==> flow/design.v <==
`timescale 1ns / 100ps
module Cordic(clk,rst,phase_step,xin,yin,xout,yout);
parameter IN_WIDTH	= 16; 
parameter EXTRA_BITS	= 6; 
localparam WI			= IN_WIDTH;
localparam WXY			= IN_WIDTH+EXTRA_BITS; 
localparam STG			= WXY; 
input clk;
input rst; 
input signed  [31:0]    phase_step; 
input signed  [WI-1:0]  xin,yin;
output signed [WXY-1:0] xout,yout;
wire signed [31:0] atan_table [0:31];
                 assign atan_table[00] = 32'b0010_0000_0000_0000_0000_0000_0000_0000;
						assign atan_table[01] = 32'b0001_0010_1110_0100_0000_0101_0001_1110;
						assign atan_table[02] = 32'b0000_1001_1111_1011_0011_1000_0101_1011;
						assign atan_table[03] = 32'b0000_0101_0001_0001_0001_0001_1101_0100;
						assign atan_table[04] = 32'b0000_0010_1000_1011_0000_1101_0100_0011;
						assign atan_table[05] = 32'b0000_0001_0100_0101_1101_0111_1110_0001;
						assign atan_table[06] = 32'b0000_0000_1010_0010_1111_0110_0001_1110;
						assign atan_table[07] = 32'b0000_0000_0101_0001_0111_1100_0101_0101;
						assign atan_table[08] = 32'b0000_0000_0010_1000_1011_1110_0101_0011;
						assign atan_table[09] = 32'b0000_0000_0001_0100_0101_1111_0010_1111;
						assign atan_table[10] = 32'b0000_0000_0000_1010_0010_1111_1001_1000;
						assign atan_table[11] = 32'b0000_0000_0000_0101_0001_0111_1100_1100;
						assign atan_table[12] = 32'b0000_0000_0000_0010_1000_1011_1110_0110;
						assign atan_table[13] = 32'b0000_0000_0000_0001_0100_0101_1111_0011;
						assign atan_table[14] = 32'b0000_0000_0000_0000_1010_0010_1111_1010;
						assign atan_table[15] = 32'b0000_0000_0000_0000_0101_0001_0111_1101;
						assign atan_table[16] = 32'b0000_0000_0000_0000_0010_1000_1011_1110;
						assign atan_table[17] = 32'b0000_0000_0000_0000_0001_0100_0101_1111;
						assign atan_table[18] = 32'b0000_0000_0000_0000_0000_1010_0011_0000;
						assign atan_table[19] = 32'b0000_0000_0000_0000_0000_0101_0001_1000;
						assign atan_table[20] = 32'b0000_0000_0000_0000_0000_0010_1000_1100;
						assign atan_table[21] = 32'b0000_0000_0000_0000_0000_0001_0100_0110;
						assign atan_table[22] = 32'b0000_0000_0000_0000_0000_0000_1010_0011;
						assign atan_table[23] = 32'b0000_0000_0000_0000_0000_0000_0101_0001;
						assign atan_table[24] = 32'b0000_0000_0000_0000_0000_0000_0010_1001;
						assign atan_table[25] = 32'b0000_0000_0000_0000_0000_0000_0001_0100;
						assign atan_table[26] = 32'b0000_0000_0000_0000_0000_0000_0000_1010;
						assign atan_table[27] = 32'b0000_0000_0000_0000_0000_0000_0000_0101;
						assign atan_table[28] = 32'b0000_0000_0000_0000_0000_0000_0000_0011;
						assign atan_table[29] = 32'b0000_0000_0000_0000_0000_0000_0000_0010;
						assign atan_table[30] = 32'b0000_0000_0000_0000_0000_0000_0000_0001;
						assign atan_table[31] = 32'b0000_0000_0000_0000_0000_0000_0000_0000;
reg signed [WXY-1:0] X [0:STG-1];
reg signed [WXY-1:0] Y [0:STG-1];
reg signed [31:0]    Z [0:STG-1]; 
reg [31:0] phase_acc;
wire [1:0]  quadrant = phase_acc [31:30]; 
wire signed [WI-1:0] nxin,nyin;
assign nxin = -xin;
assign nyin = -yin;
always @(posedge clk)
	begin
		case(quadrant)
			2'b00,2'b11: 
				begin  
					X[0] <= {xin[WI-1],xin}<<{EXTRA_BITS-1};
					Y[0] <= {yin[WI-1],yin}<<{EXTRA_BITS-1};
					Z[0] <= phase_acc ;
				end
			2'b01:
				begin
					X[0] <= {nyin[WI-1],nyin}<<{EXTRA_BITS-1};
					Y[0] <= {xin[WI-1],xin}<<{EXTRA_BITS-1};
					Z[0] <= {2'b00,phase_acc[29:0]}; 
				end
			2'b10:
				begin
					X[0] <= {yin[WI-1],yin}<<{EXTRA_BITS-1};
					Y[0] <= {nxin[WI-1],nxin}<<{EXTRA_BITS-1};
					Z[0] <= {2'b11,phase_acc[29:0]};
				end
			default:;
		endcase
		if(rst) phase_acc<=32'd0; else phase_acc<=phase_acc+phase_step;
	end
genvar i;
generate
	for(i=0;i<(STG-1);i=i+1)
	begin:ITERATION
	wire z_sign;
	wire signed [WXY-1:0] x_shr,y_shr;
	assign x_shr=X[i]>>>i;
	assign y_shr=Y[i]>>>i;
	assign z_sign=Z[i][31];
	always @ (posedge clk)
			begin
				X[i+1] <= z_sign?(X[i]+y_shr):(X[i]-y_shr);
				Y[i+1] <= z_sign?(Y[i]-x_shr):(Y[i]+x_shr);
				Z[i+1] <= z_sign?(Z[i]+atan_table[i]):(Z[i]-atan_table[i]);
				end
	end
endgenerate
assign xout	=	X[STG-1];
assign yout	=	Y[STG-1];
endmodule
==> flow/run.sh <==
#!/bin/bash
# the make line also repeats each setting of config.mk as NAME=value (left out here)
make -C /OpenROAD-flow-scripts/flow DESIGN_CONFIG=/design/flow/config.mk WORK_HOME=/design/flow/orfs CLKGATE_MAP_FILE= finish
==> flow/config.mk <==
export PLATFORM = sky130hd
export DESIGN_NAME = Cordic
export DESIGN_NICKNAME = Cordic
export VERILOG_FILES = /design/flow/design.v
export SDC_FILE = /design/flow/constraint.sdc
export NUM_CORES = 4
export LEC_CHECK = 0
export CAP_MARGIN = 5
export CELL_PAD_IN_SITES_DETAIL_PLACEMENT = 2
export CORE_MARGIN = 2
export CORE_UTILIZATION = 40
export CTS_CLUSTER_DIAMETER = 51
export HOLD_SLACK_MARGIN = 0.28
export MIN_ROUTING_LAYER = met2
export SETUP_SLACK_MARGIN = -0.23
export SLEW_MARGIN = 15
==> flow/constraint.sdc <==
create_clock -name core_clock -period 7.64 [get_ports {clk}]
set_input_delay 1.5280 -clock core_clock [delete_from_list [all_inputs] [get_ports {clk}]]
set_output_delay 1.5280 -clock core_clock [all_outputs]
set_load 0.01 [all_outputs]
==> results of run 1 <==
[metal layers]
metal / GRT usage [%] / overflow
met5: 29.30 / 0
met2: 72.21 / 37
met4: 47.65 / 50
met1: - / -
met3: 68.43 / 14
[stage by stage]
stage	utilization [%]	worst slack [ns]	cells
after floorplan	-	3.447	12578
after global placement	42.13	2.548	16141
after detailed placement	42.13	2.391	16141
after CTS	45.20	1.953	16590
==> results.cfg, run 1 <==
; flow metrics
[die]
fp.coreArea_um2 = 273900
fp_util_pct = 40.22
io_pins = 110
rows = 192
die_y_um = 528.7
die_x_um = 528.7
fp.dieArea_um2 = 279600

[yosys]
xor_share_pct = 13.05
adder_share_pct = 19.20
synth_top_area_share_pct = 29.05
synth-seq-area-share_pct = 29.05
ys_types = 96
ys_cells = 12578
mux_area_share_pct = 1.066
top_area_cell = dfxtp_1
edf_count = 0
synth-compound-area-share_pct = 22.01
synth_flops = 1598
avgSynthCellArea_um2 = 8.756
yosys_warnings = 4
ys_area_um2 = 110100
synthCells = 12578
syn_nets = 14299
ys_sh_simple_pct = 12.82
yosys-top-cells-area = dfxtp_1 (29%), ha_1 (18%), xnor2_1 (8.9%), a21oi_1 (6.1%), a21o_1 (4.2%)
most_common_cell = dfxtp_1
logic_family = AND-OR/OR-AND gates
synthesis.area_um2 = 110100
synth-main-ff-cell = dfxtp_1
common_cells = dfxtp_1 (1598), ha_1 (1596), a21oi_1 (1338)
synthArstFlopShare_pct = 0

[cts]
cts-root-buf = clkbuf_16
htreeDepth = 4
cts_sinks = 1598
clk_path_buf_depth = 4
numCtsBuffers = 240
postCtsSetupRepairBufs = 0
post_cts_resized = 0
ctsHoldBuffers = 0

[placed_design]
hpwl_mm = 347.1
port-buffer-count = 109
dpl-instance-area_um2 = 115400
place_congestion = 0.9343

[outcome]
tool.error = [ERROR GRT-0116] Global routing finished with congestion. Check the congestion regions in the DRC Viewer.
outcome = did not finish
lastStage = global routing (5_1_grt)

[global_route]
groute.usage.overall_pct = 64.27
overflow = 101
==> run 2: changes to the inputs <==
Settings changed: ABC_AREA set to 1, CAP_MARGIN 5 to 20, CELL_PAD_IN_SITES_DETAIL_PLACEMENT 2 to unset, CORE_UTILIZATION 40 to 68, CTS_CLUSTER_DIAMETER 51 to 311, HOLD_SLACK_MARGIN 0.28 to unset, MIN_ROUTING_LAYER met2 to unset, SETUP_SLACK_MARGIN -0.23 to unset, SLEW_MARGIN 15 to 20.
Clock period 7.64 ns to 1.68 ns, I/O delays scaled along.
==> run 2 against run 1 <==
Net effect:
- the flow stops in clock tree synthesis (4_1_cts)
- synthesized cell count up 67%
- die size decreased by 28%
- synthesized area increased by 23%
==> results.cfg, run 2 <==
; flow metrics
[placed_design]
dpl-instance-area_um2 = 178400
port-buffer-count = 109
place_congestion = 1.075
hpwl_mm = 417.8
dp.cells = 28250
dp_slack_ns = -1.249

[yosys]
yosys_warnings = 4
yosys-top-cells-area = dfxtp_1 (24%), nand2_1 (16%), ha_1 (15%), inv_1 (7.9%), a21oi_1 (6.3%)
synthArstFlopShare_pct = 0
xor_share_pct = 7.396
synth-compound-area-share_pct = 13.22
edf_count = 0
synth-seq-area-share_pct = 23.64
synthCells = 20970
synth_flops = 1598
ys_cells = 20970
logic_family = simple AND/OR/NAND/NOR gates
most_common_cell = nand2_1
ys_area_um2 = 135300
syn_nets = 22691
top_area_cell = dfxtp_1
avgSynthCellArea_um2 = 6.454
mux_area_share_pct = 0.007395
synth-main-ff-cell = dfxtp_1
adder_share_pct = 15.63
ys_sh_simple_pct = 31.81
common_cells = nand2_1 (5894), inv_1 (2839), nor2_1 (1949)
ys_types = 62
synthesis.area_um2 = 135300
synth_top_area_share_pct = 23.64

[outcome]
lastStage = clock tree synthesis (4_1_cts)
outcome = did not finish
tool.error = [ERROR DPL-0033] detailed placement checks failed during check placement.

[die]
io_pins = 110
die_y_um = 450.1
fp.dieArea_um2 = 202600
fp_util_pct = 68.49
fp.coreArea_um2 = 197600
die_x_um = 450.1
rows = 163
-- run 2: stage by stage --
step                hold slack, ns  setup TNS, ns
detailed placement          0.3121        -911.39
floorplan                   0.3096        -530.78
global placement            0.3095        -767.79
==> run 3: changes to the inputs <==
Settings changed: CAP_MARGIN 20 to 5, CELL_PAD_IN_SITES_DETAIL_PLACEMENT set to 0, CELL_PAD_IN_SITES_GLOBAL_PLACEMENT set to 3, CORE_UTILIZATION 68 to 40, CTS_CLUSTER_DIAMETER 311 to 51, CTS_CLUSTER_SIZE set to 18, GPL_TIMING_DRIVEN set to 0, HOLD_SLACK_MARGIN set to 0.28, MIN_ROUTING_LAYER set to met1, PLACE_DENSITY_LB_ADDON set to 0.27, SETUP_SLACK_MARGIN set to -0.23, SLEW_MARGIN 20 to 15, TNS_END_PERCENT set to 55.
Clock period 1.68 ns to 7.64 ns, I/O delays scaled along.
==> run 3 against run 2 <==
Net effect:
- the flow stops in global placement (3_3_place_gp)
- synthesized cell count stayed put
- die size is 69% higher
- synthesized area stayed put
==> results.cfg, run 3 <==
; flow metrics
[outcome]
outcome = did not finish
lastStage = global placement (3_3_place_gp)
tool.error = [ERROR FLW-0024] Place density exceeds 1.0 (current PLACE_DENSITY_LB_ADDON =  0.27). Please check if the value of  PLACE_DENSITY_LB_ADDON is between 0 and 0.99.

[yosys]
synth-compound-area-share_pct = 13.22
ys_sh_simple_pct = 31.81
yosys_warnings = 4
edf_count = 0
xor_share_pct = 7.396
ys_cells = 20970
syn_nets = 22691
synthesis.area_um2 = 135300
top_area_cell = dfxtp_1
synthCells = 20970
synthArstFlopShare_pct = 0
synth-seq-area-share_pct = 23.64
most_common_cell = nand2_1
avgSynthCellArea_um2 = 6.454
yosys-top-cells-area = dfxtp_1 (24%), nand2_1 (16%), ha_1 (15%), inv_1 (7.9%), a21oi_1 (6.3%)
mux_area_share_pct = 0.007395
common_cells = nand2_1 (5894), inv_1 (2839), nor2_1 (1949)
ys_area_um2 = 135300
synth_flops = 1598
ys_types = 62
logic_family = simple AND/OR/NAND/NOR gates
adder_share_pct = 15.63
synth_top_area_share_pct = 23.64
synth-main-ff-cell = dfxtp_1

[die]
fp.coreArea_um2 = 336600
die_y_um = 585.7
io_pins = 110
die_x_um = 585.7
rows = 213
fp.dieArea_um2 = 343000
fp_util_pct = 40.21
==> run 4: changes to the inputs <==
Settings changed: ABC_AREA 1 to unset, CAP_MARGIN 5 to 10, CELL_PAD_IN_SITES_DETAIL_PLACEMENT 0 to unset, CELL_PAD_IN_SITES_GLOBAL_PLACEMENT 3 to unset, CORE_UTILIZATION 40 to 72, CTS_CLUSTER_DIAMETER 51 to unset, CTS_CLUSTER_SIZE 18 to unset, GPL_TIMING_DRIVEN 0 to unset, HOLD_SLACK_MARGIN 0.28 to unset, MIN_ROUTING_LAYER met1 to unset, PLACE_DENSITY_LB_ADDON 0.27 to unset, SETUP_SLACK_MARGIN -0.23 to -0.33, SLEW_MARGIN 15 to 20, TNS_END_PERCENT 55 to 5.
Clock period 7.64 ns to 3.54 ns, I/O delays scaled along.
==> run 4 against run 3 <==
Net effect:
- now fails the layout checks on negative setup slack
- synthesized cell count is 40% lower
- synthesized area is 19% lower
- die size shrank 54%
==> results.cfg, run 4 <==
; physical design summary
[critical_path]
path_class = flop to flop
slowest_delay_ns = 0.38
r2r_slack_ns = -0.34
critical_path_arrival_ns = 4.60
crit_path_top_delay_cell = a311o_1
crit_chain = inv_1 -> ha_1 -> buf_4 -> nor2_1 -> xnor2_2 -> ha_1 -> a21o_1 -> a21oi_1 -> nor2_1 -> o221ai_1 -> a21oi_1 -> o31a_1 -> a311o_1 -> a31o_1 -> a21oi_1 -> xnor2_1
reg2reg_to = Y[18][20]
crit_path_start_kind = flop
crit_start = X[17][17]
worstSetupEndpoint = Y[18][20]
path_max_fanout = 4
path_depth = 16
r2r_start = X[17][17]
cp_common_cell = a21oi_1
required_ns = 4.27
cp_top_family = AND-OR/OR-AND gates
rr_worst_depth = 16
path_buffers = 2
crit_path_end_kind = flop

[yosys]
mux_area_share_pct = 1.066
syn_nets = 14299
synth-main-ff-cell = dfxtp_1
yosys-top-cells-area = dfxtp_1 (29%), ha_1 (18%), xnor2_1 (8.9%), a21oi_1 (6.1%), a21o_1 (4.2%)
top_area_cell = dfxtp_1
adder_share_pct = 19.20
ys_cells = 12578
synthCells = 12578
synthArstFlopShare_pct = 0
synth-compound-area-share_pct = 22.01
common_cells = dfxtp_1 (1598), ha_1 (1596), a21oi_1 (1338)
synth_top_area_share_pct = 29.05
xor_share_pct = 13.05
edf_count = 0
synthesis.area_um2 = 110100
logic_family = AND-OR/OR-AND gates
yosys_warnings = 4
avgSynthCellArea_um2 = 8.756
synth_flops = 1598
ys_sh_simple_pct = 12.82
synth-seq-area-share_pct = 29.05
ys_types = 96
ys_area_um2 = 110100
most_common_cell = dfxtp_1

[final_timing]
fin_crit_ns = 3.876
worst_pin_slew_ns = 0.7300
worst_slack_ns = -0.3355
hold_viol = 0
fin_skew_ns = 0.02699
slew_violations = 0
setup_violations = 124
maxSlewHeadroom_pct = 51.23
finalCritPeriodShare_pct = 109.5
max_freq_mhz = 258.0
grt_setup_unrepaired = true

[placed_design]
dp_slack_ns = -0.4006
dp.cells = 15258
hpwl_mm = 223.6
port-buffer-count = 109
place_congestion = 0.9628

[routing]
via_per_inst = 6.234
n_antenna_cell = 0
drt_iter0_drc = 7394
drc = 0
vias = 97107
post_drt_wl_per_cell_um = 18.81
wl_mm = 293.1
drtPass1Iterations = 8
ant_nets = 0

[die]
rows = 143
fp.coreArea_um2 = 151900
fp_util_pct = 72.50
die_x_um = 395.1
fp.dieArea_um2 = 156100
die_y_um = 395.1
io_pins = 110

[outcome]
violations = negative setup slack
outcome = failed layout checks

[worst_hold_path]
min-delay-path-class = flop to flop
worstHoldStart = Z[0][23]
hold_path_end = Z[1][23]
min_path_cells = 0

[cts]
numCtsBuffers = 170
insertion_delay_ns = 0.81
cts-root-buf = clkbuf_16
clkTransAtPathRegs_ns = 0.07
cts_sinks = 1598
clk_path_buf_depth = 3
cts_tree = done
htreeDepth = 4
ctsHoldBuffers = 0

[global_route]
grt_antenna_before_repair = 9
groute.usage.overall_pct = 35.97
busiest_layer = met2
overflow = 0
grt_use_met2_pct = 64.31
grt_util_met1_pct = 42.24
grt_pass1_vias = 96350
grtUsageMet3_pct = 5.026
grt_max_degree = 52
grt_pass1_wl_mm = 473.1

[final_layout]
final_cells = 15578
area_growth_pct = 13.60
final_nets = 15124

[flow_run]
drv_cap = 0
warnings = 128
[run 4: layout make-up]
class,instances,area [um2]
clock buffers,226,4755
well taps,2030,2540
multi-input cells,10156,75480
inverters,647,2429
clock inverters,91,1204
repair buffers,830,6690
flip-flops and latches,1598,32010
fillers,9478,26790
[run 4: per-stage QoR]
step	setup TNS (ns)	area (um2)	hold WS [ns]	utilization, %
floorplan	-10.23	110100	0.3096	-
global placement	-3.645	118700	0.3101	78.13
detailed placement	-9.526	118700	0.3121	78.13
CTS	-10.65	124700	0.3262	82.08
global route	-52.37	125100	0.3307	82.36
finish	-11.28	125100	0.3221	82.36
[run 4: what timing repair did]
item / 4_1_cts / 5_1_grt
gates resized: 7 / 89
setup buffers: 0 / 3
endpoints found under the setup margin: 10 / 69
hold endpoints to repair: 0 / 0
pin swaps: 1 / 14
[run 4: routing by layer]
metal / share of wire [%] / up-vias / wire, um
met3: 5.7 / 1017 / 16580
met1: 41 / 45716 / 118700
met5: 0.035 / - / 104
met4: 5.1 / 16 / 15050
met2: 49 / 3513 / 142600
li1: - / 46845 / -
==> run 5: changes to the inputs <==
Settings changed: ABC_AREA set to 0, CAP_MARGIN 10 to 5, CELL_PAD_IN_SITES_DETAIL_PLACEMENT set to 2, CELL_PAD_IN_SITES_GLOBAL_PLACEMENT set to 3, CORE_UTILIZATION 72 to 40, CTS_CLUSTER_DIAMETER set to 160, CTS_CLUSTER_SIZE set to 18, GPL_ROUTABILITY_DRIVEN set to 0, GPL_TIMING_DRIVEN set to 0, HOLD_SLACK_MARGIN set to 0.28, MAX_ROUTING_LAYER set to met4, MIN_ROUTING_LAYER set to met1, PLACE_DENSITY_LB_ADDON set to 0.27, SETUP_SLACK_MARGIN -0.33 to -0.23, SLEW_MARGIN 20 to 35, TNS_END_PERCENT 5 to 55.
Clock period 3.54 ns to 7.64 ns, I/O delays scaled along.
==> run 5 against run 4 <==
Net effect:
- now clean on timing, DRC and antenna
- critical path depth fell by 3
- cell count rose by 5.2%
- clock skew rose by 0.015 ns
- worst hold slack improved by 0.0041 ns
- synthesized area did not move
- cell area fell by 5.3%
- die size rose by 79%
- register-to-register slack improved by 2.3 ns
- sequential cell count did not move
- critical path type unchanged
- critical endpoint is now Z[3][31]
==> results.cfg, run 5 <==
; physical design summary
[die]
fp.dieArea_um2 = 279600
fp_util_pct = 40.22
fp.coreArea_um2 = 273900
die_y_um = 528.7
die_x_um = 528.7
rows = 192
io_pins = 110

[yosys]
synthArstFlopShare_pct = 0
synth_top_area_share_pct = 29.05
synthesis.area_um2 = 110100
synth_flops = 1598
synth-compound-area-share_pct = 22.01
mux_area_share_pct = 1.066
synth-main-ff-cell = dfxtp_1
ys_area_um2 = 110100
syn_nets = 14299
xor_share_pct = 13.05
synthCells = 12578
ys_cells = 12578
synth-seq-area-share_pct = 29.05
yosys_warnings = 4
common_cells = dfxtp_1 (1598), ha_1 (1596), a21oi_1 (1338)
avgSynthCellArea_um2 = 8.756
top_area_cell = dfxtp_1
adder_share_pct = 19.20
ys_sh_simple_pct = 12.82
logic_family = AND-OR/OR-AND gates
ys_types = 96
edf_count = 0
most_common_cell = dfxtp_1
yosys-top-cells-area = dfxtp_1 (29%), ha_1 (18%), xnor2_1 (8.9%), a21oi_1 (6.1%), a21o_1 (4.2%)

[critical_path]
crit_start = Z[2][31]
required_ns = 8.32
path_buffers = 2
critical_path_arrival_ns = 6.31
r2r_slack_ns = 2.01
crit_path_top_delay_cell = clkinv_1
path_class = flop to flop
path_depth = 13
worstSetupEndpoint = Z[3][31]
cp_common_cell = a21o_1
crit_path_start_kind = flop
rr_worst_depth = 13
slowest_delay_ns = 0.93
crit_path_end_kind = flop
r2r_start = Z[2][31]
crit_chain = clkbuf_1 -> clkinv_1 -> ha_1 -> a21o_1 -> a21o_1 -> a21o_1 -> nor3_2 -> a211oi_1 -> o41ai_2 -> o21ai_1 -> a221oi_1 -> o21ai_1 -> o31ai_1
reg2reg_to = Z[3][31]
path_max_fanout = 21
cp_top_family = AND-OR/OR-AND gates

[final_timing]
fin_crit_ns = 5.633
worst_slack_ns = 2.007
setup_violations = 0
fin_skew_ns = 0.04231
maxSlewHeadroom_pct = 39.92
max_freq_mhz = 177.5
tns_ns = 0
grt_setup_unrepaired = false
finalCritPeriodShare_pct = 73.73
hold_viol = 0
worst_pin_slew_ns = 0.8957
slew_violations = 0

[global_route]
overflow = 0
groute.usage.overall_pct = 24.55
grt_pass1_vias = 102664
grt_antenna_before_repair = 6
grt_max_degree = 33
grt_pass1_wl_mm = 551.2

[cts]
cts_sinks = 1598
numCtsBuffers = 98
clk_path_buf_depth = 3
htreeDepth = 3
clkTransAtPathRegs_ns = 0.09
insertion_delay_ns = 0.79
cts_tree = done
post_cts_resized = 0
postCtsSetupRepairBufs = 0
cts-root-buf = clkbuf_16
ctsHoldBuffers = 0

[final_layout]
logic_area_um2 = 75130
area_growth_pct = 7.557
fillers = 30259
seqCellArea_um2 = 32000
final_nets = 14509
finish.instance_area_um2 = 118500

[placed_design]
dp_slack_ns = 2.232
hpwl_mm = 282.5
dpl-instance-area_um2 = 115800
port-buffer-count = 106

[routing]
drtPass1Iterations = 5
post_drt_wl_per_cell_um = 20.85
drt_iter0_drc = 3059
wl_mm = 341.6
drc = 0
via_per_inst = 5.643
ant_nets = 0
vias = 92470

[flow_run]
warnings = 123
drv_cap = 0

[outcome]
outcome = no timing/DRC/antenna violations

[worst_hold_path]
worstHoldStart = Z[10][1]
hold_path_end = Z[11][1]
min_path_cells = 0
min-delay-path-class = flop to flop
==> run 5: layout make-up <==
class | instances | area share (%)
Multi-Input combinational cell | 10156 | 63.42
Sequential cell | 1598 | 27.01
Tap cell | 3589 | 3.791
Clock buffer | 99 | 2.091
Inverter | 647 | 2.050
Timing Repair Buffer | 110 | 0.9654
Buffer | 177 | 0.5714
Clock inverter | 6 | 0.08450
Antenna cell | 4 | 0.008450
==> run 5: per-layer routing <==
metal	GRT usage (%)	share of wire, %
met5	-	0
met4	6.313	2.6
met3	1.797	1.7
met2	45.76	52
met1	28.12	44
==> run 5: metrics by stage <==
stage,hold slack (ns),utilization (%),cells
6_report,0.3262,43.25,16386
5_1_grt,0.3420,43.25,16385
4_1_cts,0.3318,43.24,16382
3_5_place_dp,0.3144,42.30,16277
3_3_place_gp,0.3106,42.24,16273
2_1_floorplan,0.3096,-,12578
==> run 6: changes to the inputs <==
Settings changed: ABC_AREA 0 to unset, CAP_MARGIN 5 to 10, CELL_PAD_IN_SITES_DETAIL_PLACEMENT 2 to unset, CELL_PAD_IN_SITES_GLOBAL_PLACEMENT 3 to 0, CORE_UTILIZATION 40 to 72, CTS_CLUSTER_DIAMETER 160 to 377, CTS_CLUSTER_SIZE 18 to unset, GPL_ROUTABILITY_DRIVEN 0 to unset, GPL_TIMING_DRIVEN 0 to unset, HOLD_SLACK_MARGIN 0.28 to unset, MAX_ROUTING_LAYER met4 to unset, PLACE_DENSITY_LB_ADDON 0.27 to unset, SETUP_SLACK_MARGIN -0.23 to -0.32, SLEW_MARGIN 35 to 40, TNS_END_PERCENT 55 to 90.
Clock period 7.64 ns to 3.35 ns, I/O delays scaled along.
==> run 6 against run 5 <==
Net effect:
- the layout now fails its checks (negative setup slack)
- setup slack worse by 2.4 ns
- global-route usage is 13 points higher
- critical path depth decreased by 2
- largest cell class unchanged
==> results.cfg, run 6 <==
; physical design summary
[yosys]
yosys-top-cells-area = dfxtp_1 (29%), ha_1 (18%), xnor2_1 (8.9%), a21oi_1 (6.1%), a21o_1 (4.2%)
ys_area_um2 = 110100
synthesis.area_um2 = 110100
most_common_cell = dfxtp_1
top_area_cell = dfxtp_1
synth_flops = 1598
synth-seq-area-share_pct = 29.05
synth_top_area_share_pct = 29.05
avgSynthCellArea_um2 = 8.756
yosys_warnings = 4
adder_share_pct = 19.20
mux_area_share_pct = 1.066
synthArstFlopShare_pct = 0
ys_cells = 12578
synthCells = 12578
synth-compound-area-share_pct = 22.01
ys_types = 96
synth-main-ff-cell = dfxtp_1
xor_share_pct = 13.05
ys_sh_simple_pct = 12.82
syn_nets = 14299
edf_count = 0
logic_family = AND-OR/OR-AND gates
common_cells = dfxtp_1 (1598), ha_1 (1596), a21oi_1 (1338)

[critical_path]
slowest_delay_ns = 0.66
crit_path_end_kind = flop
rr_worst_depth = 11
path_buffers = 1
crit_start = Z[20][31]
cp_top_family = AND-OR/OR-AND gates
path_max_fanout = 6
r2r_slack_ns = -0.37
worstSetupEndpoint = X[21][21]
critical_path_arrival_ns = 4.43
path_depth = 11
r2r_start = Z[20][31]
required_ns = 4.06
crit_chain = mux2_4 -> buf_4 -> ha_1 -> a21o_1 -> a31oi_4 -> o211ai_1 -> a31oi_2 -> nor2_1 -> or4_1 -> a31oi_4 -> xnor3_1
crit_path_top_delay_cell = dfxtp_1
crit_path_start_kind = flop
reg2reg_to = X[21][21]
cp_common_cell = a31oi_4
path_class = flop to flop

[die]
fp.coreArea_um2 = 151900
die_x_um = 395.1
io_pins = 110
rows = 143
die_y_um = 395.1
fp.dieArea_um2 = 156100
fp_util_pct = 72.50

[final_timing]
worst_pin_slew_ns = 1.034
hold_viol = 0
grt_setup_unrepaired = true
setup_violations = 241
worst_slack_ns = -0.3732
max_freq_mhz = 268.6
slew_violations = 0
fin_crit_ns = 3.723
finalCritPeriodShare_pct = 111.1
tns_ns = -29.76
maxSlewHeadroom_pct = 30.79
fin_skew_ns = 0.04001

[routing]
ant_nets = 0
via_per_inst = 6.300
drc = 0
drt_iter0_drc = 8959
drtPass1Iterations = 8
post_drt_wl_per_cell_um = 19.83
wl_mm = 320.4
vias = 101772

[worst_hold_path]
min-delay-path-class = flop to flop
hold_path_end = Z[1][26]
worstHoldStart = Z[0][26]
min_path_cells = 0

[global_route]
overflow = 0
grt_max_degree = 52
grt_pass1_wl_mm = 497.5
grt_pass1_vias = 101165
groute.usage.overall_pct = 38.03
grt_antenna_before_repair = 8

[cts]
clk_path_buf_depth = 3
htreeDepth = 4
cts_sinks = 1598
cts-root-buf = clkbuf_16
numCtsBuffers = 171
clkTransAtPathRegs_ns = 0.07
insertion_delay_ns = 0.85
cts_tree = done

[outcome]
violations = negative setup slack
outcome = failed layout checks

[final_layout]
area_growth_pct = 18.78
final_nets = 15696
finish.instance_area_um2 = 130800
fillers = 8273

[placed_design]
place_congestion = 0.9800
dp_slack_ns = -0.5991
port-buffer-count = 109
hpwl_mm = 233.1
dpl-instance-area_um2 = 122900

[flow_run]
drv_cap = 0
warnings = 129
run 6: per-layer routing:
layer / part of all wire (%) / global-route usage (%) / up-vias
li1: - / - / 47996
met1: 39 / 43.14 / 48012
met2: 49 / 67.88 / 4332
met3: 6.3 / 5.648 / 1420
met4: 6.5 / 21.64 / 12
met5: 0.022 / 0 / -
run 6: what timing repair did:
item	4_1_cts	5_1_grt
gates resized	47	331
endpoints found under the hold margin	0	0
endpoints found under the setup margin	36	176
hold buffers	0	0
gates cloned	0	1
pin swaps	16	135
setup buffers	3	37
run 6: stage by stage:
step                      instances  hold slack, ns  util, %
after CTS                     16130          0.3234    85.01
final                         16155          0.3214    86.12
after floorplan               12578          0.3096        -
after detailed placement      15807          0.3121    80.88
after global placement        15807          0.3100    80.88
after global routing          16153          0.3313    86.12
run 6: layout make-up:
class / count / area (um2) / share of cell area (%)
inverters: 647 / 2444 / 1.868
repair buffers: 1400 / 10990 / 8.401
well taps: 2030 / 2540 / 1.942
clock buffers: 230 / 4802 / 3.671
multi-input cells: 10157 / 76760 / 58.68
flip-flops and latches: 1598 / 32040 / 24.49
diodes: 3 / 7.507 / 0.005739
clock inverters: 90 / 1231 / 0.9411
==> run 7: changes to the inputs <==
Settings changed: CAP_MARGIN 10 to 40, CELL_PAD_IN_SITES_DETAIL_PLACEMENT set to 2, CELL_PAD_IN_SITES_GLOBAL_PLACEMENT 0 to unset, CORE_MARGIN 2 to 7, CORE_UTILIZATION 72 to 58, CTS_CLUSTER_DIAMETER 377 to unset, MIN_ROUTING_LAYER met1 to met2, PLACE_DENSITY set to 0.52, SETUP_SLACK_MARGIN -0.32 to 0.46, SLEW_MARGIN 40 to 15, TNS_END_PERCENT 90 to 80.
Clock period 3.35 ns to 6.59 ns, I/O delays scaled along.
==> run 7 against run 6 <==
Net effect:
- synthesized area is the same
- the run now fails in detailed placement (3_5_place_dp)
- die size grew 30%
- synthesized cell count is the same
==> results.cfg, run 7 <==
; flow metrics
[outcome]
outcome = did not finish
lastStage = detailed placement (3_5_place_dp)
tool.error = [ERROR DPL-0033] detailed placement checks failed during check placement.

[yosys]
top_area_cell = dfxtp_1
yosys-top-cells-area = dfxtp_1 (29%), ha_1 (18%), xnor2_1 (8.9%), a21oi_1 (6.1%), a21o_1 (4.2%)
synthCells = 12578
synth_top_area_share_pct = 29.05
ys_types = 96
syn_nets = 14299
ys_sh_simple_pct = 12.82
avgSynthCellArea_um2 = 8.756
synth-main-ff-cell = dfxtp_1
yosys_warnings = 4
common_cells = dfxtp_1 (1598), ha_1 (1596), a21oi_1 (1338)
xor_share_pct = 13.05
ys_cells = 12578
synthesis.area_um2 = 110100
mux_area_share_pct = 1.066
synth_flops = 1598
adder_share_pct = 19.20
synth-compound-area-share_pct = 22.01
most_common_cell = dfxtp_1
synthArstFlopShare_pct = 0
ys_area_um2 = 110100
synth-seq-area-share_pct = 29.05
edf_count = 0
logic_family = AND-OR/OR-AND gates

[die]
io_pins = 110
fp_util_pct = 58.52
die_y_um = 449.8
die_x_um = 449.8
fp.dieArea_um2 = 202300
fp.coreArea_um2 = 188200
rows = 159

[placed_design]
port-buffer-count = 109
place_congestion = 1.004
## run 7: metrics by stage
step	instances	hold slack (ns)	cell area [um2]	setup slack [ns]
2_1_floorplan	12578	0.3096	110100	2.397
3_3_place_gp	15042	0.3109	114000	1.768
==> run 8: changes to the inputs <==
Settings changed: CAP_MARGIN 40 to 10, CELL_PAD_IN_SITES_DETAIL_PLACEMENT 2 to unset, CORE_MARGIN 7 to 2, CORE_UTILIZATION 58 to 72, MAX_ROUTING_LAYER set to met4, MIN_ROUTING_LAYER met2 to unset, PLACE_DENSITY 0.52 to unset, SETUP_SLACK_MARGIN 0.46 to -0.33, SLEW_MARGIN 15 to 20, TNS_END_PERCENT 80 to unset.
Clock period 6.59 ns to 3.52 ns, I/O delays scaled along.
==> run 8 against run 7 <==
Net effect:
- the layout now fails its checks (negative setup slack)
- synthesized area is the same
- die size shrank 23%
- synthesized cell count is the same
==> results.cfg, run 8 <==
; physical design summary
[critical_path]
rr_worst_depth = 17
required_ns = 4.26
path_depth = 17
critical_path_arrival_ns = 4.54
slowest_delay_ns = 0.52
worstSetupEndpoint = X[7][20]
r2r_slack_ns = -0.28
r2r_start = Y[6][7]
crit_path_start_kind = flop
crit_start = Y[6][7]
crit_chain = inv_1 -> ha_2 -> nand3b_1 -> or4_4 -> and2_4 -> xor2_1 -> ha_1 -> a21o_1 -> o41ai_2 -> a21oi_1 -> a31o_1 -> a21o_1 -> a21oi_2 -> o2111ai_2 -> a31o_2 -> a21oi_2 -> xnor2_1
reg2reg_to = X[7][20]
crit_path_end_kind = flop
cp_top_family = AND-OR/OR-AND gates
path_class = flop to flop
path_buffers = 1
path_max_fanout = 3
crit_path_top_delay_cell = or4_4

[die]
die_y_um = 395.1
die_x_um = 395.1
fp.coreArea_um2 = 151900
fp.dieArea_um2 = 156100
io_pins = 110
rows = 143
fp_util_pct = 72.50

[final_timing]
max_freq_mhz = 262.9
fin_skew_ns = 0.02760
maxSlewHeadroom_pct = 49.13
tns_ns = -11.23
slew_violations = 0
fin_crit_ns = 3.804
worst_slack_ns = -0.2840
whs_ns = 0.3234
hold_viol = 0
worst_pin_slew_ns = 0.7550
setup_violations = 126
finalCritPeriodShare_pct = 108.1

[worst_hold_path]
min-delay-path-class = flop to flop
min_path_cells = 0
worstHoldStart = Z[3][0]
hold_path_end = Z[4][0]

[yosys]
synthCells = 12578
xor_share_pct = 13.05
edf_count = 0
logic_family = AND-OR/OR-AND gates
top_area_cell = dfxtp_1
synth-compound-area-share_pct = 22.01
synth-seq-area-share_pct = 29.05
yosys-top-cells-area = dfxtp_1 (29%), ha_1 (18%), xnor2_1 (8.9%), a21oi_1 (6.1%), a21o_1 (4.2%)
adder_share_pct = 19.20
avgSynthCellArea_um2 = 8.756
ys_types = 96
most_common_cell = dfxtp_1
ys_area_um2 = 110100
common_cells = dfxtp_1 (1598), ha_1 (1596), a21oi_1 (1338)
synth_top_area_share_pct = 29.05
ys_cells = 12578
synth_flops = 1598
yosys_warnings = 4
ys_sh_simple_pct = 12.82
syn_nets = 14299
synthesis.area_um2 = 110100
synthArstFlopShare_pct = 0
mux_area_share_pct = 1.066
synth-main-ff-cell = dfxtp_1

[global_route]
grt_pass1_vias = 96726
grt_max_degree = 52
grt_pass1_wl_mm = 475.2
grt_antenna_before_repair = 5
overflow = 0
groute.usage.overall_pct = 37.24

[final_layout]
final_cells = 15641
seqCellArea_um2 = 32010
finish.instance_area_um2 = 125900
fillers = 9289
fin_util_pct = 82.90
logic_area_um2 = 75680
final_nets = 15189
area_growth_pct = 14.34

[routing]
ant_nets = 0
drt_iter0_drc = 7704
via_per_inst = 6.232
wl_mm = 294.5
drtPass1Iterations = 8
drc = 0
vias = 97481
post_drt_wl_per_cell_um = 18.83

[outcome]
outcome = failed layout checks
violations = negative setup slack

[placed_design]
place_congestion = 0.9833
dpl-instance-area_um2 = 119200
port-buffer-count = 109
dp.cells = 15320
hpwl_mm = 224.9

[cts]
cts_sinks = 1598
cts_tree = done
ctsHoldBuffers = 0
htreeDepth = 4
insertion_delay_ns = 0.82
clk_path_buf_depth = 3
clkTransAtPathRegs_ns = 0.06
numCtsBuffers = 170
cts-root-buf = clkbuf_16

[flow_run]
drv_cap = 0
warnings = 127
## run 8: through the flow
stage	setup WS (ns)
after floorplan	-0.3634
after global placement	-0.3522
after detailed placement	-0.3606
after CTS	-0.3236
after global routing	-0.4315
final	-0.2840
## run 8: what timing repair did
action                     in CTS  in global routing
buffers inserted                0                  7
pin swaps                       0                 29
setup endpoints to repair       3                 83
gates cloned                    0                  0
gates resized                   4                127
## run 8: area by class of cell
| cell class | instances | share of cell area, % |
|---|---|---|
| Clock buffer | 212 | 3.711 |
| Antenna cell | 4 | 0.007949 |
| Sequential cell | 1598 | 25.42 |
| Inverter | 647 | 1.929 |
| Timing Repair Buffer | 895 | 5.714 |
| Tap cell | 2030 | 2.017 |
| Clock inverter | 99 | 1.106 |
| Multi-Input combinational cell | 10156 | 60.10 |
## run 8: routing by layer
layer,global-route usage [%],up-vias,part of all wire [%]
li1,-,46986,-
met1,42.96,46009,41
met2,64.88,3507,49
met3,4.309,979,5.4
met4,16.56,0,4.9
met5,-,-,0
==> run 9: changes to the inputs <==
Settings changed: ABC_AREA set to 0, CAP_MARGIN 10 to 20, CELL_PAD_IN_SITES_GLOBAL_PLACEMENT set to 3, CORE_ASPECT_RATIO set to 0.95, CORE_MARGIN 2 to 8, CORE_UTILIZATION 72 to 15, CTS_CLUSTER_SIZE set to 79, GPL_TIMING_DRIVEN set to 0, MAX_ROUTING_LAYER met4 to met5, MIN_ROUTING_LAYER set to met1, SETUP_SLACK_MARGIN -0.33 to 0.84, SLEW_MARGIN 20 to 40, TNS_END_PERCENT set to 25.
Clock period 3.52 ns to 4.6 ns, I/O delays scaled along.
==> run 9 against run 8 <==
Net effect:
- the run now finishes clean
- critical path depth unchanged
- register-to-register slack improved by 1.0 ns
- via count decreased by 11%
- worst hold slack improved by 0.0018 ns
- fmax decreased by 0.81%
- setup slack improved by 1.0 ns
==> results.cfg, run 9 <==
; physical design summary
[yosys]
syn_nets = 14299
xor_share_pct = 13.05
top_area_cell = dfxtp_1
logic_family = AND-OR/OR-AND gates
adder_share_pct = 19.20
synthCells = 12578
synthesis.area_um2 = 110100
synth_flops = 1598
synth-main-ff-cell = dfxtp_1
ys_cells = 12578
common_cells = dfxtp_1 (1598), ha_1 (1596), a21oi_1 (1338)
edf_count = 0
synth_top_area_share_pct = 29.05
synth-compound-area-share_pct = 22.01
yosys_warnings = 4
ys_sh_simple_pct = 12.82
mux_area_share_pct = 1.066
ys_area_um2 = 110100
most_common_cell = dfxtp_1
synth-seq-area-share_pct = 29.05
avgSynthCellArea_um2 = 8.756
ys_types = 96
synthArstFlopShare_pct = 0
yosys-top-cells-area = dfxtp_1 (29%), ha_1 (18%), xnor2_1 (8.9%), a21oi_1 (6.1%), a21o_1 (4.2%)

[final_timing]
max_freq_mhz = 260.7
tns_ns = 0
finalCritPeriodShare_pct = 83.37
grt_setup_unrepaired = true
fin_skew_ns = 0.07387
maxSlewHeadroom_pct = 47.14
worst_pin_slew_ns = 0.7709
hold_viol = 0
setup_violations = 0
fin_crit_ns = 3.835
worst_slack_ns = 0.7648
slew_violations = 0

[critical_path]
crit_path_top_delay_cell = or4_4
slowest_delay_ns = 0.47
crit_chain = inv_4 -> ha_2 -> nand2b_1 -> or4_4 -> nor3b_4 -> a21oi_2 -> xnor2_2 -> ha_1 -> a21o_1 -> a21o_1 -> nor3_2 -> o211ai_1 -> a31oi_2 -> nor2b_1 -> o21a_1 -> o41a_1 -> xor2_1
path_depth = 17
worstSetupEndpoint = Y[4][20]
crit_path_start_kind = flop
path_class = flop to flop
rr_worst_depth = 17
r2r_slack_ns = 0.76
cp_common_cell = a21o_1
crit_path_end_kind = flop
r2r_start = X[3][3]
critical_path_arrival_ns = 4.63
path_max_fanout = 5
cp_top_family = AND-OR/OR-AND gates
path_buffers = 1
required_ns = 5.40
reg2reg_to = Y[4][20]
crit_start = X[3][3]

[global_route]
groute.usage.overall_pct = 8.231
grt_pass1_vias = 89231
grt_max_degree = 33
overflow = 0
grt_pass1_wl_mm = 513.9
grt_antenna_before_repair = 4

[worst_hold_path]
min_path_cells = 0
worstHoldStart = Z[12][0]
hold_path_end = Z[13][0]
min-delay-path-class = flop to flop

[die]
fp.dieArea_um2 = 761900
die_y_um = 851.2
die_x_um = 895.1
rows = 306
io_pins = 110
fp.coreArea_um2 = 731300
fp_util_pct = 15.06

[placed_design]
dp_slack_ns = -0.8415
dp.cells = 22389
dpl-instance-area_um2 = 123500
port-buffer-count = 106
hpwl_mm = 261.6
place_congestion = 0.7408

[routing]
vias = 86957
via_per_inst = 3.795
ant_nets = 0
post_drt_wl_per_cell_um = 14.23
drc = 0
drtPass1Iterations = 5
drt_iter0_drc = 3186
wl_mm = 326.1

[final_layout]
final_nets = 14763
finish.instance_area_um2 = 135400
area_growth_pct = 22.91
final_cells = 22916

[cts]
numCtsBuffers = 203
clk_path_buf_depth = 4
cts-root-buf = clkbuf_16
htreeDepth = 4
clkTransAtPathRegs_ns = 0.06
insertion_delay_ns = 0.93
cts_tree = done
cts_sinks = 1598

[flow_run]
drv_cap = 0
warnings = 127

[outcome]
outcome = no timing/DRC/antenna violations
==> run 9: final cells by class <==
cell class / instances / area, um2
antenna: 7 / 17.52
buffer: 177 / 1172
clock buffer: 264 / 5663
clock inverter: 106 / 1635
fill: 81860 / 595900
inverter: 647 / 2489
multi-input combinational: 10156 / 77800
sequential: 1598 / 32160
tap: 9702 / 12140
timing repair buffer: 259 / 2290
==> run 9: metrics by stage <==
stage,hold WS (ns),utilization (%)
finish,0.3252,18.51
global route,0.3292,18.51
CTS,0.3217,18.31
detailed placement,0.3121,16.89
global placement,0.3099,16.87
floorplan,0.3096,-
==> run 9: repair_timing <==
item	CTS	global route
hold buffers	0	0
setup endpoints to repair	748	252
pin swaps	110	91
gates resized	550	251
buffers inserted	93	57
==> run 9: metal layers <==
| layer | global-route usage [%] | up-vias | part of all wire, % |
|---|---|---|---|
| li1 | - | 46156 | - |
| met1 | 10.87 | 39798 | 49 |
| met2 | 14.34 | 678 | 47 |
| met3 | 1.042 | 325 | 2.7 |
| met4 | 1.528 | 0 | 1.8 |
| met5 | 0 | - | 0 |
==> run 10: changes to the inputs <==
Settings changed: ABC_AREA 0 to unset, CAP_MARGIN 20 to 10, CELL_PAD_IN_SITES_GLOBAL_PLACEMENT 3 to 0, CORE_ASPECT_RATIO 0.95 to unset, CORE_MARGIN 8 to 2, CORE_UTILIZATION 15 to 72, CTS_CLUSTER_DIAMETER set to 377, CTS_CLUSTER_SIZE 79 to unset, GPL_TIMING_DRIVEN 0 to unset, HOLD_SLACK_MARGIN set to 0.29, MAX_ROUTING_LAYER met5 to unset, SETUP_SLACK_MARGIN 0.84 to -0.32, TNS_END_PERCENT 25 to 90.
Clock period 4.6 ns to 3.27 ns, I/O delays scaled along.
==> run 10 against run 9 <==
Net effect:
- now fails the layout checks on negative setup slack
- critical path type unchanged
- critical endpoint is now X[4][21]
- routed wire length is 6.6% higher
- setup slack worse by 1.4 ns
- worst hold slack worse by 0.0021 ns
- first-iteration DRC count went up to 3.3 times the previous value
- critical path depth stayed put
- core utilization is 70 points higher
- register-to-register slack worse by 1.4 ns
- die size is 80% lower
- synthesized area stayed put
- clock-buffer cell count is 29 lower
==> results.cfg, run 10 <==
; physical design summary
[yosys]
syn_nets = 14299
xor_share_pct = 13.05
top_area_cell = dfxtp_1
ys_types = 96
synthesis.area_um2 = 110100
ys_cells = 12578
synth_top_area_share_pct = 29.05
synthArstFlopShare_pct = 0
synth-seq-area-share_pct = 29.05
synth_flops = 1598
mux_area_share_pct = 1.066
ys_sh_simple_pct = 12.82
most_common_cell = dfxtp_1
synth-compound-area-share_pct = 22.01
yosys-top-cells-area = dfxtp_1 (29%), ha_1 (18%), xnor2_1 (8.9%), a21oi_1 (6.1%), a21o_1 (4.2%)
edf_count = 0
yosys_warnings = 4
ys_area_um2 = 110100
adder_share_pct = 19.20
avgSynthCellArea_um2 = 8.756
synthCells = 12578
synth-main-ff-cell = dfxtp_1
logic_family = AND-OR/OR-AND gates
common_cells = dfxtp_1 (1598), ha_1 (1596), a21oi_1 (1338)

[final_timing]
max_freq_mhz = 258.7
whs_ns = 0.3231
grt_setup_unrepaired = true
slew_violations = 0
fin_crit_ns = 3.866
finalCritPeriodShare_pct = 118.2
tns_ns = -57.12
fin_skew_ns = 0.04196
worst_slack_ns = -0.5962
setup_violations = 341
maxSlewHeadroom_pct = 34.88
hold_viol = 0
worst_pin_slew_ns = 0.9698

[final_layout]
final_nets = 16016
finish.instance_area_um2 = 134100
fin_util_pct = 88.28
area_growth_pct = 21.75
final_cells = 16476

[critical_path]
required_ns = 4.03
rr_worst_depth = 17
r2r_slack_ns = -0.60
slowest_delay_ns = 0.43
cp_top_family = AND-OR/OR-AND gates
crit_path_top_delay_cell = or4_4
path_buffers = 1
path_depth = 17
path_class = flop to flop
crit_chain = inv_2 -> ha_4 -> nand2b_4 -> or4_4 -> or2_4 -> o41ai_4 -> xnor2_1 -> ha_1 -> a21oi_2 -> nor2_1 -> a41o_1 -> o221ai_2 -> o21bai_2 -> nor3_2 -> o21bai_1 -> a21oi_2 -> xnor2_1
path_max_fanout = 3
reg2reg_to = X[4][21]
worstSetupEndpoint = X[4][21]
r2r_start = Y[3][3]
crit_path_end_kind = flop
crit_start = Y[3][3]
critical_path_arrival_ns = 4.62
crit_path_start_kind = flop

[flow_run]
warnings = 129
drv_cap = 0

[placed_design]
dpl-instance-area_um2 = 125000
port-buffer-count = 109
place_congestion = 0.9912
hpwl_mm = 234.7
dp.cells = 16088

[outcome]
outcome = failed layout checks
violations = negative setup slack

[cts]
cts_sinks = 1598
cts-root-buf = clkbuf_16
clkTransAtPathRegs_ns = 0.08
ctsHoldBuffers = 0
clk_path_buf_depth = 3
numCtsBuffers = 170
htreeDepth = 4
cts_tree = done
insertion_delay_ns = 0.86

[worst_hold_path]
min_path_cells = 0
min-delay-path-class = flop to flop
worstHoldStart = Z[0][12]
hold_path_end = Z[1][12]

[routing]
drt_iter0_drc = 10358
vias = 106565
post_drt_wl_per_cell_um = 21.11
via_per_inst = 6.468
ant_nets = 0
wl_mm = 347.8
drc = 0
drtPass1Iterations = 9

[global_route]
overflow = 0
grt_pass1_vias = 104360
grt_antenna_before_repair = 11
grt_pass1_wl_mm = 516.6
groute.usage.overall_pct = 39.57
grt_max_degree = 53

[die]
fp.dieArea_um2 = 156100
io_pins = 110
die_y_um = 395.1
fp.coreArea_um2 = 151900
die_x_um = 395.1
rows = 143
fp_util_pct = 72.50
[run 10: repair_timing]
action | 4_1_cts | 5_1_grt
pin swaps | 46 | 206
setup buffers | 17 | 77
setup endpoints to repair | 59 | 232
cloned | 0 | 1
resized | 106 | 442
[run 10: final cells by class]
class	count	area, um2
Inverter	647	2456
Sequential cell	1598	32060
Clock buffer	235	4888
Tap cell	2030	2540
Clock inverter	83	1199
Timing Repair Buffer	1722	13470
Fill cell	7552	17810
Antenna cell	5	12.51
Multi-Input combinational cell	10156	77470
[run 10: metrics by stage]
stage               setup slack, ns
global placement            -0.6110
detailed placement          -0.6383
CTS                         -0.3973
floorplan                   -0.3644
global route                -0.7735
finish                      -0.5962
[run 10: routing by layer]
| layer | GRT usage [%] | wire [um] |
|---|---|---|
| met3 | 6.476 | 25890 |
| met1 | 44.32 | 127900 |
| met2 | 70.25 | 167400 |
| met4 | 23.85 | 26530 |
| met5 | 0 | 92 |
==> run 11: changes to the inputs <==
Settings changed: CAP_MARGIN 10 to 20, CELL_PAD_IN_SITES_GLOBAL_PLACEMENT 0 to unset, CTS_CLUSTER_DIAMETER 377 to 367, HOLD_SLACK_MARGIN 0.29 to unset, MAX_ROUTING_LAYER set to met4, MIN_ROUTING_LAYER met1 to unset, SETUP_SLACK_MARGIN -0.32 to -0.33, SLEW_MARGIN 40 to 20, TNS_END_PERCENT 90 to unset.
==> run 11 against run 10 <==
Net effect:
- the layout still fails its checks (negative setup slack)
- routed wire length shrank 1.9%
- setup slack gained 0.045 ns
- first-iteration DRC count rose by 1.3%
- register-to-register slack gained 0.05 ns
- critical path depth did not move
- clock skew is 0.0011 ns lower
- cell count down 0.16%
- global-route usage rose by 1.3 points
- via count fell by 0.80%
- clock-buffer cell count down 14
- critical path type unchanged
- highest routed layer is now met4
==> results.cfg, run 11 <==
; physical design summary
[outcome]
outcome = failed layout checks
violations = negative setup slack

[routing]
via_per_inst = 6.427
post_drt_wl_per_cell_um = 20.75
wl_mm = 341.3
drc = 0
vias = 105712
ant_nets = 0
drtPass1Iterations = 12
drt_iter0_drc = 10495

[cts]
cts_sinks = 1598
htreeDepth = 4
cts_tree = done
cts-root-buf = clkbuf_16
numCtsBuffers = 168
clk_path_buf_depth = 3
insertion_delay_ns = 0.83
clkTransAtPathRegs_ns = 0.07

[placed_design]
port-buffer-count = 109
dp_slack_ns = -0.5993
hpwl_mm = 236.8
place_congestion = 1.028

[critical_path]
required_ns = 4.02
cp_common_cell = ha_1
cp_top_family = AND-OR/OR-AND gates
worstSetupEndpoint = Y[20][21]
r2r_slack_ns = -0.55
crit_path_start_kind = flop
r2r_start = X[19][20]
crit_path_end_kind = flop
path_buffers = 3
crit_path_top_delay_cell = o311ai_1
reg2reg_to = Y[20][21]
crit_chain = inv_1 -> ha_1 -> inv_1 -> ha_1 -> mux2i_2 -> buf_4 -> ha_1 -> o21a_1 -> o21ai_0 -> nand2b_1 -> o311ai_2 -> a21oi_2 -> a2111oi_4 -> o311ai_1 -> o211ai_1 -> a21oi_1 -> xnor2_1
critical_path_arrival_ns = 4.58
path_class = flop to flop
slowest_delay_ns = 0.56
rr_worst_depth = 17
crit_start = X[19][20]
path_max_fanout = 5
path_depth = 17

[yosys]
xor_share_pct = 13.05
ys_area_um2 = 110100
synth_top_area_share_pct = 29.05
synthesis.area_um2 = 110100
top_area_cell = dfxtp_1
synthCells = 12578
mux_area_share_pct = 1.066
ys_types = 96
syn_nets = 14299
yosys_warnings = 4
adder_share_pct = 19.20
logic_family = AND-OR/OR-AND gates
synth-seq-area-share_pct = 29.05
yosys-top-cells-area = dfxtp_1 (29%), ha_1 (18%), xnor2_1 (8.9%), a21oi_1 (6.1%), a21o_1 (4.2%)
avgSynthCellArea_um2 = 8.756
synth-compound-area-share_pct = 22.01
edf_count = 0
ys_sh_simple_pct = 12.82
synth_flops = 1598
ys_cells = 12578
common_cells = dfxtp_1 (1598), ha_1 (1596), a21oi_1 (1338)
synth-main-ff-cell = dfxtp_1
most_common_cell = dfxtp_1
synthArstFlopShare_pct = 0

[global_route]
overflow = 0
grt_max_degree = 52
grt_pass1_wl_mm = 519.3
groute.usage.overall_pct = 40.90
grt_pass1_vias = 105224
grt_antenna_before_repair = 4

[die]
io_pins = 110
fp.dieArea_um2 = 156100
die_x_um = 395.1
die_y_um = 395.1
rows = 143
fp_util_pct = 72.50
fp.coreArea_um2 = 151900

[final_timing]
slew_violations = 0
worst_slack_ns = -0.5511
max_freq_mhz = 261.7
grt_setup_unrepaired = true
setup_violations = 349
finalCritPeriodShare_pct = 116.9
worst_pin_slew_ns = 0.8026
fin_skew_ns = 0.04091
maxSlewHeadroom_pct = 46.38
hold_viol = 0
fin_crit_ns = 3.821

[final_layout]
final_nets = 15994
fillers = 7612
area_growth_pct = 21.38
fin_util_pct = 88.00

[worst_hold_path]
min_path_cells = 0
worstHoldStart = Z[0][27]
hold_path_end = Z[1][27]
min-delay-path-class = flop to flop

[flow_run]
drv_cap = 0
warnings = 129
-- run 11: metal layers --
metal	global-route usage [%]	wire, um	vias up
met5	-	0	-
met2	70.74	166300	5504
met3	6.076	24190	1859
met1	44.76	127000	49723
li1	-	-	48626
met4	23.43	23790	0
-- run 11: metrics by stage --
step | setup TNS (ns) | hold WS [ns] | instances | area, um2
final | -55.02 | 0.3262 | 16449 | 133700
after global routing | -110.29 | 0.3274 | 16447 | 133700
after CTS | -46.41 | 0.3266 | 16409 | 131400
after detailed placement | -44.81 | 0.3121 | 16080 | 124900
after global placement | -22.87 | 0.3100 | 16080 | 124900
after floorplan | -25.82 | 0.3096 | 12578 | 110200
-- run 11: cell type report --
class	count	area, um2	area share, %
Multi-Input combinational cell	10157	77410	57.91
Inverter	647	2444	1.828
Antenna cell	5	12.51	0.009360
Sequential cell	1598	32050	23.98
Clock inverter	90	1277	0.9556
Tap cell	2030	2540	1.900
Timing Repair Buffer	1701	13280	9.934
Clock buffer	221	4663	3.488
-- run 11: what timing repair did --
| action | CTS | global route |
|---|---|---|
| endpoints found under the hold margin | 0 | 0 |
| gates cloned | 0 | 1 |
| pin swaps | 33 | 227 |
| endpoints found under the setup margin | 59 | 203 |
| hold buffers | 0 | 0 |
| setup buffers | 21 | 61 |
| resized | 86 | 455 |
==> run 12: changes to the inputs <==
Settings changed: CAP_MARGIN 20 to 0, CORE_UTILIZATION 72 to 70, CTS_CLUSTER_DIAMETER 367 to 42, CTS_CLUSTER_SIZE set to 70, MAX_ROUTING_LAYER met4 to unset, PLACE_DENSITY_LB_ADDON set to 0.01, SETUP_SLACK_MARGIN -0.33 to 1.07.
Clock period 3.27 ns to 3.68 ns, I/O delays scaled along.
==> run 12 against run 11 <==
Net effect:
- the layout still fails its checks (negative setup slack)
- synthesized cell count is the same
- via count shrank 0.41%
- cell area grew 2.7%
- sequential cell count is the same
- worst hold slack lost 0.0042 ns
- critical path depth shrank 1
- non-clock buffer count shrank 674
- register-to-register slack gained 0.21 ns
- sequential share of layout area shrank 0.40 points
- critical path type unchanged
==> results.cfg, run 12 <==
; physical design summary
[cts]
clkTransAtPathRegs_ns = 0.07
numCtsBuffers = 207
clk_path_buf_depth = 3
cts_tree = done
cts_sinks = 1598
insertion_delay_ns = 0.92
htreeDepth = 4
cts-root-buf = clkbuf_16

[yosys]
synth-compound-area-share_pct = 22.01
synth_top_area_share_pct = 29.05
avgSynthCellArea_um2 = 8.756
yosys-top-cells-area = dfxtp_1 (29%), ha_1 (18%), xnor2_1 (8.9%), a21oi_1 (6.1%), a21o_1 (4.2%)
yosys_warnings = 4
edf_count = 0
common_cells = dfxtp_1 (1598), ha_1 (1596), a21oi_1 (1338)
synth_flops = 1598
ys_types = 96
synth-seq-area-share_pct = 29.05
mux_area_share_pct = 1.066
synthArstFlopShare_pct = 0
synthCells = 12578
most_common_cell = dfxtp_1
xor_share_pct = 13.05
syn_nets = 14299
top_area_cell = dfxtp_1
ys_sh_simple_pct = 12.82
adder_share_pct = 19.20
logic_family = AND-OR/OR-AND gates
ys_cells = 12578
synthesis.area_um2 = 110100
ys_area_um2 = 110100
synth-main-ff-cell = dfxtp_1

[outcome]
violations = negative setup slack
outcome = failed layout checks

[final_timing]
worst_pin_slew_ns = 0.9540
maxSlewHeadroom_pct = 35.94
hold_viol = 0
worst_slack_ns = -0.3411
setup_violations = 14
fin_skew_ns = 0.05007
finalCritPeriodShare_pct = 109.3
tns_ns = -2.104
grt_setup_unrepaired = true
max_freq_mhz = 248.7
fin_crit_ns = 4.021
slew_violations = 0

[critical_path]
r2r_slack_ns = -0.34
reg2reg_to = X[4][14]
crit_chain = buf_4 -> nor2_1 -> xor2_1 -> ha_1 -> inv_1 -> fa_1 -> nor2b_1 -> o21ai_1 -> a21boi_2 -> o221ai_4 -> a21boi_1 -> o21a_1 -> buf_4 -> nor2_1 -> o21ai_0 -> xor2_1
worstSetupEndpoint = X[4][14]
rr_worst_depth = 16
crit_path_start_kind = flop
crit_path_top_delay_cell = fa_1
path_class = flop to flop
cp_top_family = AND-OR/OR-AND gates
crit_start = Z[3][31]
crit_path_end_kind = flop
critical_path_arrival_ns = 4.79
path_depth = 16
path_buffers = 3
slowest_delay_ns = 0.42
path_max_fanout = 20
r2r_start = Z[3][31]
required_ns = 4.45

[worst_hold_path]
hold_path_end = Z[1][13]
min-delay-path-class = flop to flop
min_path_cells = 0
worstHoldStart = Z[0][13]

[routing]
vias = 105279
post_drt_wl_per_cell_um = 22.72
drtPass1Iterations = 7
drc = 0
wl_mm = 360.9
via_per_inst = 6.628
ant_nets = 0
drt_iter0_drc = 10836

[flow_run]
drv_cap = 0
warnings = 127

[global_route]
grt_max_degree = 52
groute.usage.overall_pct = 35.37
grt_pass1_wl_mm = 475.3
overflow = 0
grt_antenna_before_repair = 16
grt_pass1_vias = 95190

[placed_design]
port-buffer-count = 109
dp_slack_ns = -0.1976
hpwl_mm = 220.1
place_congestion = 0.9681

[die]
fp.coreArea_um2 = 156200
die_y_um = 400.7
io_pins = 110
fp.dieArea_um2 = 160500
die_x_um = 400.7
fp_util_pct = 70.51
rows = 145

[final_layout]
area_growth_pct = 24.62
fin_util_pct = 87.86
final_nets = 15359
-- run 12: stage by stage --
step                      cells  cell area [um2]  hold WS (ns)
final                     15884           137200        0.3220
after global routing      15881           137200        0.3240
after CTS                 15427           127500        0.3254
after detailed placement  14869           117100        0.3121
after global placement    14869           117100        0.3098
after floorplan           12578           112100        0.3096
-- run 12: cell type report --
class / count / area, um2
inverter: 647 / 2547
multi-input combinational: 10156 / 83430
timing repair buffer: 1027 / 8872
clock buffer: 235 / 5530
fill: 7464 / 18960
clock inverter: 157 / 1914
timing repair inverter: 1 / 7.507
tap: 2058 / 2575
antenna: 5 / 12.51
sequential: 1598 / 32360
-- run 12: per-layer routing --
layer | track usage, % | wire length [um]
met5 | 0 | 124
met2 | 63.26 | 172600
met3 | 5.073 | 28180
met1 | 40.68 | 130800
met4 | 18.80 | 29200
-- run 12: repair_timing --
| item | 4_1_cts | 5_1_grt |
|---|---|---|
| setup buffers | 165 | 443 |
| gates resized | 380 | 1358 |
| hold buffers | 0 | 0 |
| endpoints found under the setup margin | 878 | 958 |
| cloned | 1 | 9 |
| pin swaps | 253 | 763 |
